job 9905:
==> flow/design.v (excerpt) <==
module c6502
(
    input               clock,
    input               ce,
    input               reset_n,
    output      [15:0]  address,
    input       [ 7:0]  in,
    output reg  [ 7:0]  out,
    output reg          we
);
assign address = cp ? ab : pc;
localparam
    LDC = 0,
    ZP  = 1,    ZPX = 2,    ZPY = 3,
    ABS = 4,    ABX = 5,    ABY = 6,    ABZ = 7,
    IX  = 8,    IX2 = 9,    IX3 = 10,
    IY  = 11,   IY2 = 12,   IY3 = 13,
    RUN = 14,   BRA = 15,
    JP1 = 16,   JP2 = 17,
    JND = 18,   TRM = 19,   POP = 20,   JSR = 21,
    RTS = 22;
localparam
    ORA = 0,    AND = 1,    EOR = 2,    ADC = 3,
    STA = 4,    LDA = 5,    CMP = 6,    SBC = 7,
    ASL = 8,    ROL = 9,    LSR = 10,   ROR = 11,
    BIT = 13,   DEC = 14,   INC = 15;
localparam
    DST_A = 0,  DST_X = 1,  DST_Y = 2,  DST_S = 3,
    SRC_D = 0,  SRC_X = 1,  SRC_Y = 2,  SRC_A = 3;
reg [ 7:0]  a, x, y, s, p;
reg         cp;
reg [ 4:0]  t;           
reg [ 2:0]  m;           
reg [15:0]  ab, pc;
reg [ 7:0]  op, w;       
reg [ 3:0]  alu;         
reg [ 1:0]  dst, src;
wire [8:0] zpx = in + x;
wire [8:0] zpy = in + y;
wire [3:0] bra = {p[1], p[0], p[6], p[7]};  
wire [7:0] sn  = s + 1;
always @(posedge clock)
if (reset_n == 1'b0) begin
    p  <= 8'b01100001;
    t  <= 1'b0;
    cp <= 1'b0;
    pc <= 16'h0000;
    a  <= 8'h80;
    x  <= 8'hFE;
    y  <= 8'hDA;
    s  <= 8'h00;
    we <= 1'b0;
end
else if (ce) begin
    we  <= 1'b0;
    case (t)
    LDC: begin
        pc  <= pc + 1;
        m   <= 0;
        op  <= in;
        dst <= DST_A;
        src <= SRC_D;
        casex (in)
        8'b010_011_00: t <= JP1;  
        8'b011_011_00: t <= JND;  
        8'b001_000_00: t <= JSR;  
        8'b011_000_00: t <= RTS;  
        8'bxxx_000_x1: t <= IX;
        8'bxxx_010_x1,
        8'b1xx_000_x0: t <= RUN;  
        8'bxxx_100_x1: t <= IY;
        8'bxxx_110_x1: t <= ABY;
        8'bxxx_001_xx: t <= ZP;
        8'bxxx_011_xx,
        8'b001_000_00: t <= ABS;
        8'b10x_101_1x: t <= ZPY;
        8'bxxx_101_xx: t <= ZPX;
        8'b10x_111_1x: t <= ABY;
        8'bxxx_111_xx: t <= ABX;
        8'bxxx_100_00: t <= BRA;
        default:       t <= RUN;
        endcase
        casex (in)
        8'bxxx_xxx_01: begin alu <= in[7:5]; end
        8'b100_xx1_x0: begin alu <= STA; end
        8'b101_xx1_x0,
        8'b101_000_x0,
  ...
clock: 4.23 ns
lec_check: 0
abc_area: 1
cap_margin: 0
core_aspect_ratio: 1.37
core_margin: 2
core_utilization: 72
cts_cluster_size: 10
place_density: 0.38
setup_slack_margin: 0.24
slew_margin: 20
run.sh (not shown) runs the stock make flow with config.mk's settings and CLKGATE_MAP_FILE=.
Job 9905: aborted in global routing (tool error)
The inputs of job 7649 differ from those of job 9905 as listed below.
Settings: removing PLACE_DENSITY (formerly 0.38); changing CTS_CLUSTER_SIZE from 10 to 72; changing SETUP_SLACK_MARGIN from 0.24 to 2.04; setting PLACE_DENSITY_LB_ADDON to 0.0 for the first time; changing CAP_MARGIN from 0 to 20; removing ABC_AREA (formerly 1); removing CORE_ASPECT_RATIO (formerly 1.37); changing the clock period (ns, I/O delays scaled along) from 4.23 to 6.99.
==> comparison <==
- Job 7649 has completed all stages; timing, DRC and antenna checks passed.
- Job 7649 vs job 9905: instance area at placement down in job 7649
- Job 7649 vs job 9905 — cell total in the yosys stat output dropped 16%.
- Synthesized cell count was lower in job 7649 than in job 9905.
- | fraction of the mapped netlist area in compound gates | job 7649 vs job 9905 | 3.6 points higher |
- Diff job 9905..job 7649 | post-synthesis chip area from yosys | negligible
- Mux cell area share after synthesis | job 7649 above job 9905
- Job 7649 and job 9905 ended up with roughly the same sequential share of the synthesized area.
- Between job 7649 and job 9905, the detailed placement HPWL is higher for job 9905.
- Job 7649 vs. job 9905: number of gates resized after CTS went up by 22.
What job 5914 does differently from job 7649 at the input level:
Settings: CTS_CLUSTER_SIZE removed (was 72); PLACE_DENSITY_LB_ADDON removed (was 0.0); SETUP_SLACK_MARGIN removed (was 2.04); the clock period (ns, I/O delays scaled along) changed from 6.99 to 7.24.
Notes after the runs:
Delta (job 5914 minus job 7649): data arrival time of the critical path climbed 1.22 ns; maximum fanout along the worst path climbed 1; count of clock-buffer cells in the layout dropped 2.
The clock network fraction of design power number comes out lower for job 7649 vs job 5914.
The total detailed-routing wirelength of job 5914 falls short of that of job 7649 by 3.1%.
Looking at total via count after detailed routing across both flows, job 5914 is the stronger of the two, with job 7649 trailing.
Relative to job 5914, the following input files were edited for job 9625:
Settings: swapping 72 for 40 in CORE_UTILIZATION.
- Job 9625 | status: complete | timing, DRC, antenna: pass
- Job 9625 — count of clock-buffer cells in the layout 8 higher, job 5914 as reference
- Between job 9625 and job 5914, the total routed wirelength is lower for job 5914.
- Job 9625 vs. job 5914: global-route usage went down by 21 points.
- Worst setup slack essentially unchanged between job 9625 and job 5914.
- Comparing job 9625 and job 5914, the higher core utilization is on job 5914.
- [compare] base=job 5914 new=job 9625: total length of routed met3 wires lower; count of vias placed by the detailed router shrank by 1,236; period utilization level.
- Job 9625 reports a lower critical path depth than job 5914 does.
- The clock latency on the worst-skew pair was comparable across job 9625 and job 5914.

========
== alpha ==
Starting RTL as in the previous note.
## c6502
module c6502
(
    input               clock,
    input               ce,
    input               reset_n,
    output      [15:0]  address,
    input       [ 7:0]  in,
    output reg  [ 7:0]  out,
    output reg          we
);
assign address = cp ? ab : pc;
localparam
    LDC = 0,
    ZP  = 1,    ZPX = 2,    ZPY = 3,
    ABS = 4,    ABX = 5,    ABY = 6,    ABZ = 7,
    IX  = 8,    IX2 = 9,    IX3 = 10,
    IY  = 11,   IY2 = 12,   IY3 = 13,
    RUN = 14,   BRA = 15,
    JP1 = 16,   JP2 = 17,
    JND = 18,   TRM = 19,   POP = 20,   JSR = 21,
    RTS = 22;
localparam
    ORA = 0,    AND = 1,    EOR = 2,    ADC = 3,
    STA = 4,    LDA = 5,    CMP = 6,    SBC = 7,
    ASL = 8,    ROL = 9,    LSR = 10,   ROR = 11,
    BIT = 13,   DEC = 14,   INC = 15;
localparam
    DST_A = 0,  DST_X = 1,  DST_Y = 2,  DST_S = 3,
    SRC_D = 0,  SRC_X = 1,  SRC_Y = 2,  SRC_A = 3;
reg [ 7:0]  a, x, y, s, p;
reg         cp;
reg [ 4:0]  t;           
reg [ 2:0]  m;           
reg [15:0]  ab, pc;
reg [ 7:0]  op, w;       
reg [ 3:0]  alu;         
reg [ 1:0]  dst, src;
wire [8:0] zpx = in + x;
wire [8:0] zpy = in + y;
wire [3:0] bra = {p[1], p[0], p[6], p[7]};  
wire [7:0] sn  = s + 1;
always @(posedge clock)
if (reset_n == 1'b0) begin
    p  <= 8'b01100001;
    t  <= 1'b0;
    cp <= 1'b0;
    pc <= 16'h0000;
    a  <= 8'h80;
    x  <= 8'hFE;
    y  <= 8'hDA;
    s  <= 8'h00;
    we <= 1'b0;
end
else if (ce) begin
    we  <= 1'b0;
  ...
==> flow/config.mk <==
export PLATFORM = sky130hd
export DESIGN_NAME = c6502
export DESIGN_NICKNAME = c6502
export VERILOG_FILES = /design/flow/design.v
export SDC_FILE = /design/flow/constraint.sdc
export NUM_CORES = 4
export LEC_CHECK = 0
export CAP_MARGIN = 35
export CORE_MARGIN = 7
export CORE_UTILIZATION = 36
export CTS_CLUSTER_DIAMETER = 283
export GPL_ROUTABILITY_DRIVEN = 1
export PLACE_DENSITY_LB_ADDON = 0.23
export SETUP_SLACK_MARGIN = -0.02
export SLEW_MARGIN = 30
export TNS_END_PERCENT = 80
==> flow/constraint.sdc <==
create_clock -name core_clock -period 4.98 [get_ports {clock}]
set_input_delay 0.9960 -clock core_clock [delete_from_list [all_inputs] [get_ports {clock}]]
set_output_delay 0.9960 -clock core_clock [all_outputs]
set_load 0.01 [all_outputs]
What beta does differently from alpha at the input level:
Settings: a deleted TNS_END_PERCENT that had been 80; a deleted PLACE_DENSITY_LB_ADDON that had been 0.23; a deleted SETUP_SLACK_MARGIN that had been -0.02; a change of SLEW_MARGIN from 30 to 20; a deleted GPL_ROUTABILITY_DRIVEN that had been 1; a change of CORE_UTILIZATION from 36 to 63; a deleted CTS_CLUSTER_DIAMETER that had been 283; a change of CAP_MARGIN from 35 to 20; a change of CORE_MARGIN from 7 to 2; a change of the clock period (ns, I/O delays scaled along) from 4.98 to 4.49.
Findings:
Compared with alpha, leakage power total in beta increased by a few percent.
beta vs. alpha: post-layout net count climbed 28, area of the mapped netlist roughly the same.
In terms of number of different library cells in the post-synthesis netlist, beta and alpha differ only marginally.
In the reports for beta and alpha, the larger data-path buffer share of cell area in the final layout belongs to beta.
beta vs. alpha: cell area after placement went down by about 0.4%.
[compare] base=alpha new=beta: combinational fraction of design power grew by 1.6 points; share of total power consumed by net switching now larger.
Changes in gamma relative to beta:
Settings: an added SETUP_SLACK_MARGIN of -0.65; an added PLACE_DENSITY of 0.37; an added CTS_CLUSTER_DIAMETER of 389; an added CTS_CLUSTER_SIZE of 17; a change of CORE_UTILIZATION from 63 to 54; a change of the clock period (ns, I/O delays scaled along) from 4.49 to 10.0.
Notes after the runs:
Diff beta -> gamma: multi-input gate share of total cell area increased 3.0 points; first-pass GRT wire length fell 6300 um; internal portion of total power fell 58%. Lower number of instances in the placed design goes to gamma over beta. The run showing the greater overall power after layout is beta. Compared with beta, in gamma worst hold margin moved down, routed wire length moved down, summed area of non-filler cells in the final layout moved down, later-pin clock latency in the skew report level, number of clock sinks seen by CTS level.

========
The RTL this note starts from:
==> flow/design.v <==
module c6502
(
    input               clock,
    input               ce,
    input               reset_n,
    output      [15:0]  address,
    input       [ 7:0]  in,
    output reg  [ 7:0]  out,
    output reg          we
);
assign address = cp ? ab : pc;
localparam
    LDC = 0,
    ZP  = 1,    ZPX = 2,    ZPY = 3,
    ABS = 4,    ABX = 5,    ABY = 6,    ABZ = 7,
    IX  = 8,    IX2 = 9,    IX3 = 10,
    IY  = 11,   IY2 = 12,   IY3 = 13,
    RUN = 14,   BRA = 15,
    JP1 = 16,   JP2 = 17,
    JND = 18,   TRM = 19,   POP = 20,   JSR = 21,
    RTS = 22;
localparam
    ORA = 0,    AND = 1,    EOR = 2,    ADC = 3,
    STA = 4,    LDA = 5,    CMP = 6,    SBC = 7,
    ASL = 8,    ROL = 9,    LSR = 10,   ROR = 11,
    BIT = 13,   DEC = 14,   INC = 15;
localparam
    DST_A = 0,  DST_X = 1,  DST_Y = 2,  DST_S = 3,
    SRC_D = 0,  SRC_X = 1,  SRC_Y = 2,  SRC_A = 3;
reg [ 7:0]  a, x, y, s, p;
reg         cp;
reg [ 4:0]  t;           
reg [ 2:0]  m;           
reg [15:0]  ab, pc;
reg [ 7:0]  op, w;       
reg [ 3:0]  alu;         
reg [ 1:0]  dst, src;
wire [8:0] zpx = in + x;
wire [8:0] zpy = in + y;
wire [3:0] bra = {p[1], p[0], p[6], p[7]};  
wire [7:0] sn  = s + 1;
always @(posedge clock)
if (reset_n == 1'b0) begin
    p  <= 8'b01100001;
    t  <= 1'b0;
    cp <= 1'b0;
    pc <= 16'h0000;
    a  <= 8'h80;
    x  <= 8'hFE;
    y  <= 8'hDA;
    s  <= 8'h00;
    we <= 1'b0;
end
else if (ce) begin
    we  <= 1'b0;
    case (t)
    LDC: begin
        pc  <= pc + 1;
        m   <= 0;
        op  <= in;
        dst <= DST_A;
        src <= SRC_D;
        casex (in)
        8'b010_011_00: t <= JP1;  
        8'b011_011_00: t <= JND;  
        8'b001_000_00: t <= JSR;  
        8'b011_000_00: t <= RTS;  
        8'bxxx_000_x1: t <= IX;
        8'bxxx_010_x1,
        8'b1xx_000_x0: t <= RUN;  
        8'bxxx_100_x1: t <= IY;
        8'bxxx_110_x1: t <= ABY;
        8'bxxx_001_xx: t <= ZP;
        8'bxxx_011_xx,
        8'b001_000_00: t <= ABS;
        8'b10x_101_1x: t <= ZPY;
        8'bxxx_101_xx: t <= ZPX;
        8'b10x_111_1x: t <= ABY;
        8'bxxx_111_xx: t <= ABX;
        8'bxxx_100_00: t <= BRA;
        default:       t <= RUN;
        endcase
        casex (in)
        8'bxxx_xxx_01: begin alu <= in[7:5]; end
        8'b100_xx1_x0: begin alu <= STA; end
        8'b101_xx1_x0,
        8'b101_000_x0,
        8'b101_010_00,
        8'b10x_010_10,
        8'b100_110_00: begin alu <= LDA; end
        8'b11x_000_00,
        8'b11x_xx1_00: begin alu <= CMP; end
        8'b001_0x1_00: begin alu <= BIT; end
        8'b110_xx1_10,
        8'b100_010_00,
        8'b110_010_10: begin alu <= DEC; end
        8'b111_xx1_10,
        8'b11x_010_00: begin alu <= INC; end
        8'b00x_110_00: begin p[0] <= in[5]; t <= LDC; end  
        8'b01x_110_00: begin p[2] <= in[5]; t <= LDC; end  
        8'b101_110_00: begin p[6] <= 1'b0;  t <= LDC; end  
        8'b11x_110_00: begin p[3] <= in[5]; t <= LDC; end  
        8'b0xx_010_10: begin alu <= {1'b1, in[7:5]}; src <= SRC_A; end
        8'b0xx_xx1_10: begin alu <= {1'b1, in[7:5]}; end
        8'b111_010_10: begin t <= LDC; end
        8'b100_110_10: begin t <= LDC; s <= x; end
        8'b101_110_10: begin x <= s; p[7] <= s[7]; p[1] <= s == 0; t <= LDC; end
        8'b0x0_010_00: begin
            t   <= TRM;
            we  <= 1;
            cp  <= 1;
            out <= in[6] ? a : (p | 8'h30);
            ab  <= {8'h01, s};
            s   <= s - 1;
        end
        8'b0x1_010_00: begin t <= POP; cp <= 1; ab <= {8'h01, sn}; s <= sn; end
        8'b011_000_00: begin cp <= 1; ab <= {8'h01, sn}; end
        endcase
        casex (in)
        8'h86, 8'hA6, 8'hB6, 8'h96, 8'h8E, 8'hAE,
        8'hBE, 8'hA2, 8'hCA, 8'hE8, 8'h9A,
        8'hE0, 8'b111_xx1_00:
            dst <= DST_X;
        8'hA0, 8'h84, 8'hA4, 8'h88, 8'hC8,
        8'h8C, 8'hAC, 8'h94, 8'hB4, 8'hBC,
        8'hC0, 8'b110_xx1_00:
            dst <= DST_Y;
        endcase
        case (in)
        8'hE8, 8'hCA, 8'h8A: src <= SRC_X;  
        8'h88, 8'hC8, 8'h98: src <= SRC_Y;  
        8'hA8, 8'hAA: src <= SRC_A;  
        endcase
    end
    ZP:  begin t <= RUN; ab <= in;       cp <= 1; pc <= pc + 1; end
    ZPX: begin t <= RUN; ab <= zpx[7:0]; cp <= 1; pc <= pc + 1; end
    ZPY: begin t <= RUN; ab <= zpy[7:0]; cp <= 1; pc <= pc + 1; end
    ABS: begin t <= ABZ; pc <= pc + 1; ab <= in; end
    ABX: begin t <= ABZ; pc <= pc + 1; ab <= zpx; end
    ABY: begin t <= ABZ; pc <= pc + 1; ab <= zpy; end
    ABZ: begin t <= RUN; pc <= pc + 1; ab[15:8] <= ab[15:8] + in; cp <= 1; end
    IX:  begin t <= IX2; pc <= pc + 1; cp <= 1; ab <= zpx[7:0]; end
    IY:  begin t <= IY2; pc <= pc + 1; cp <= 1; ab <= in; end
    IX2: begin t <= IX3; w  <= in; ab[7:0] <= ab[7:0] + 1; end
    IY2: begin t <= IY3; w  <= in; ab[7:0] <= ab[7:0] + 1; end
    IX3: begin t <= RUN; ab <= {in, w}; end
    IY3: begin t <= RUN; ab <= {in, w} + y; end
    BRA: begin t <= LDC; pc <= pc + 1 + ((bra[op[7:6]] == op[5]) ? {{8{in[7]}}, in[7:0]} : 0); end
    JP1: begin t <= JP2; pc <= pc + 1; w <= in; end
    JP2: begin t <= LDC; pc <= {in, w}; end
    JND: case (m)
        0: begin m <= 1;   ab[ 7:0] <= in; pc <= pc + 1; end
        1: begin m <= 2;   ab[15:8] <= in; pc <= pc + 1; cp <= 1; end
        2: begin m <= 3;   pc[ 7:0] <= in; ab[7:0] <= ab[7:0] + 1; end
        3: begin t <= LDC; pc[15:8] <= in; cp <= 0; end
    endcase
    POP: begin t <= LDC; cp <= 0; if (op[6]) begin a <= in; p[7] <= in[7]; p[1] <= in == 0; end else p <= in; end
    JSR: case (m)
        0: begin m <= 1; w  <= in; pc <= pc + 1; end
        1: begin m <= 2; we <= 1; out <= pc[15:8]; ab      <= {8'h01, s};  pc[15:8] <= in; cp <= 1;end
        2: begin m <= 3; we <= 1; out <= pc[ 7:0]; ab[7:0] <= ab[7:0] - 1; pc[7:0]  <= w;  end
        3: begin t <= LDC; cp <= 0; s <= s - 2; end
    endcase
    RTS: case (m)
        0: begin m <= 1;   pc[7:0] <= in; ab[7:0] <= ab[7:0] + 1; end
        1: begin t <= LDC; pc <= {in, pc[7:0]} + 1; s <= s + 2; cp <= 0; end
    endcase
    RUN: begin
        cp <= 0;
        t  <= LDC;
        casex (op) 8'bxxx_010_x1, 8'b1xx_000_x0: pc <= pc + 1; endcase
        casex (op)
            8'b100_xxx_01,
            8'b100_xx1_x0: begin t <= TRM; out <= R; we <= 1'b1; cp <= 1'b1; end
            8'bxxx_xxx_01,
            8'b0xx_010_10,
            8'b100_010_10,
            8'b100_110_00: begin a <= R; p <= F; end
            8'b101_xx1_00,
            8'b101_000_00,
            8'b1x0_010_00,
            8'b101_010_00: begin y <= R; p <= F; end
            8'b101_xx1_10,
            8'b101_000_10,
            8'b111_010_00,
            8'b110_010_10,
            8'b101_010_10: begin x <= R; p <= F; end
            8'b0xx_xx1_10,
            8'b11x_xx1_10: begin t <= TRM; out <= R; we <= 1'b1; cp <= 1'b1; p <= F; end
            8'b110_xxx_01,
            8'b11x_000_00,
            8'b11x_xx1_00,
            8'b001_0x1_00: begin p <= F; end
        endcase
    end
    TRM: begin cp <= 0; t <= LDC; end
    endcase
end
wire [7:0] op1 =
    dst == DST_A ? a :
    dst == DST_X ? x :
    dst == DST_Y ? y : s;
wire [7:0] op2 =
    src == SRC_A ? a :
    src == SRC_X ? x :
    src == SRC_Y ? y : in;
wire [8:0] R =
    alu == ORA ? op1 | op2 :
    alu == AND ? op1 & op2 :
    alu == EOR ? op1 ^ op2 :
    alu == ADC ? op1 + op2 + cin :
    alu == STA ? op1 :
    alu == LDA ? op2 :
    alu == CMP ? op1 - op2 :
    alu == SBC ? op1 - op2 - !cin :
    alu == ASL ? {op2[6:0], 1'b0} :
    alu == ROL ? {op2[6:0], cin} :
    alu == LSR ? {1'b0, op2[7:1]} :
    alu == ROR ? {cin, op2[7:1]} :
    alu == BIT ? op1 & op2 :
    alu == DEC ? op2 - 1 :
    alu == INC ? op2 + 1 : 0;
wire sign  =  R[7];         
wire zero  = ~|R[7:0];      
wire oadc  = (op1[7] ^ op2[7] ^ 1'b1) & (op1[7] ^ R[7]);
wire osbc  = (op1[7] ^ op2[7] ^ 1'b0) & (op1[7] ^ R[7]);
wire cin   =  p[0];
wire carry =  R[8];
wire [7:0] F =
    alu == ADC ? {sign, oadc, p[5:2], zero,  carry} :
    alu == CMP ? {sign,       p[6:2], zero, ~carry} :
    alu == SBC ? {sign, osbc, p[5:2], zero, ~carry} :
    alu == ASL || alu == ROL ? {sign, p[6:2], zero, op2[7]} :
    alu == LSR || alu == ROR ? {sign, p[6:2], zero, op2[0]} :
    alu == BIT ? {op2[7:6], p[5:2], zero, p[0]} :
                 {sign,     p[6:2], zero, p[0]};
endmodule
clock: 10.7 ns
lec_check: 0
cap_margin: 20
cell_pad_in_sites_global_placement: 2
core_aspect_ratio: 0.5
core_margin: 4
core_utilization: 46
cts_cluster_diameter: 283
cts_cluster_size: 99
gpl_timing_driven: 1
max_routing_layer: met4
place_density: 0.38
slew_margin: 25
tns_end_percent: 25
The starting point completed with no timing, DRC or antenna violations.
==> next run, changes <==
==> flow/config.mk (replaced) <==
export PLATFORM = sky130hd
export DESIGN_NAME = c6502
export DESIGN_NICKNAME = c6502
export VERILOG_FILES = /design/flow/design.v
export SDC_FILE = /design/flow/constraint.sdc
export NUM_CORES = 4
export LEC_CHECK = 0
export CAP_MARGIN = 20
export CELL_PAD_IN_SITES_GLOBAL_PLACEMENT = 0
export CORE_MARGIN = 2
export CORE_UTILIZATION = 58
export CTS_CLUSTER_SIZE = 47
export GPL_TIMING_DRIVEN = 1
export MAX_ROUTING_LAYER = met4
export PLACE_DENSITY_LB_ADDON = 0.19
export SLEW_MARGIN = 25
export TNS_END_PERCENT = 75
==> flow/constraint.sdc (replaced) <==
create_clock -name core_clock -period 5.83 [get_ports {clock}]
set_input_delay 1.1660 -clock core_clock [delete_from_list [all_inputs] [get_ports {clock}]]
set_output_delay 1.1660 -clock core_clock [all_outputs]
set_load 0.01 [all_outputs]
Outcome: Via count came out higher by 3.4%; setup slack gets worse by 3.1 ns; cell area barely changes; clock power came out higher by 59%; critical path depth came out higher by 1; wire length came out lower by 5.2%; synthesized cell count does not change; power came out higher by 77%.
==> next run, changes <==
--- a/flow/config.mk
+++ b/flow/config.mk
@@ -9,9 +9,11 @@
 export CELL_PAD_IN_SITES_GLOBAL_PLACEMENT = 0
 export CORE_MARGIN = 2
-export CORE_UTILIZATION = 58
+export CORE_UTILIZATION = 71
+export CTS_CLUSTER_DIAMETER = 356
 export CTS_CLUSTER_SIZE = 47
 export GPL_TIMING_DRIVEN = 1
 export MAX_ROUTING_LAYER = met4
-export PLACE_DENSITY_LB_ADDON = 0.19
+export PLACE_DENSITY_LB_ADDON = 0.0
+export SETUP_SLACK_MARGIN = -0.29
 export SLEW_MARGIN = 25
 export TNS_END_PERCENT = 75
==> flow/constraint.sdc (replaced) <==
create_clock -name core_clock -period 4.03 [get_ports {clock}]
set_input_delay 0.8060 -clock core_clock [delete_from_list [all_inputs] [get_ports {clock}]]
set_output_delay 0.8060 -clock core_clock [all_outputs]
set_load 0.01 [all_outputs]
=>
- The new run completed and failed the layout checks on negative setup slack
- first-iteration DRC count went up by 57%
- die area went down by 18%
- core utilization went up by 21 points
- setup slack gets worse by 0.47 ns
- sequential share of layout area went down by 1.4 points
- cell area went up by 7.4%
- clock-buffer cell count went down by 1
- routed wire length went up by 11%
- non-clock buffer count went up by 132
- sequential power went up by 43%
- area after synthesis is unchanged
Power and IR drop assume default switching activity.
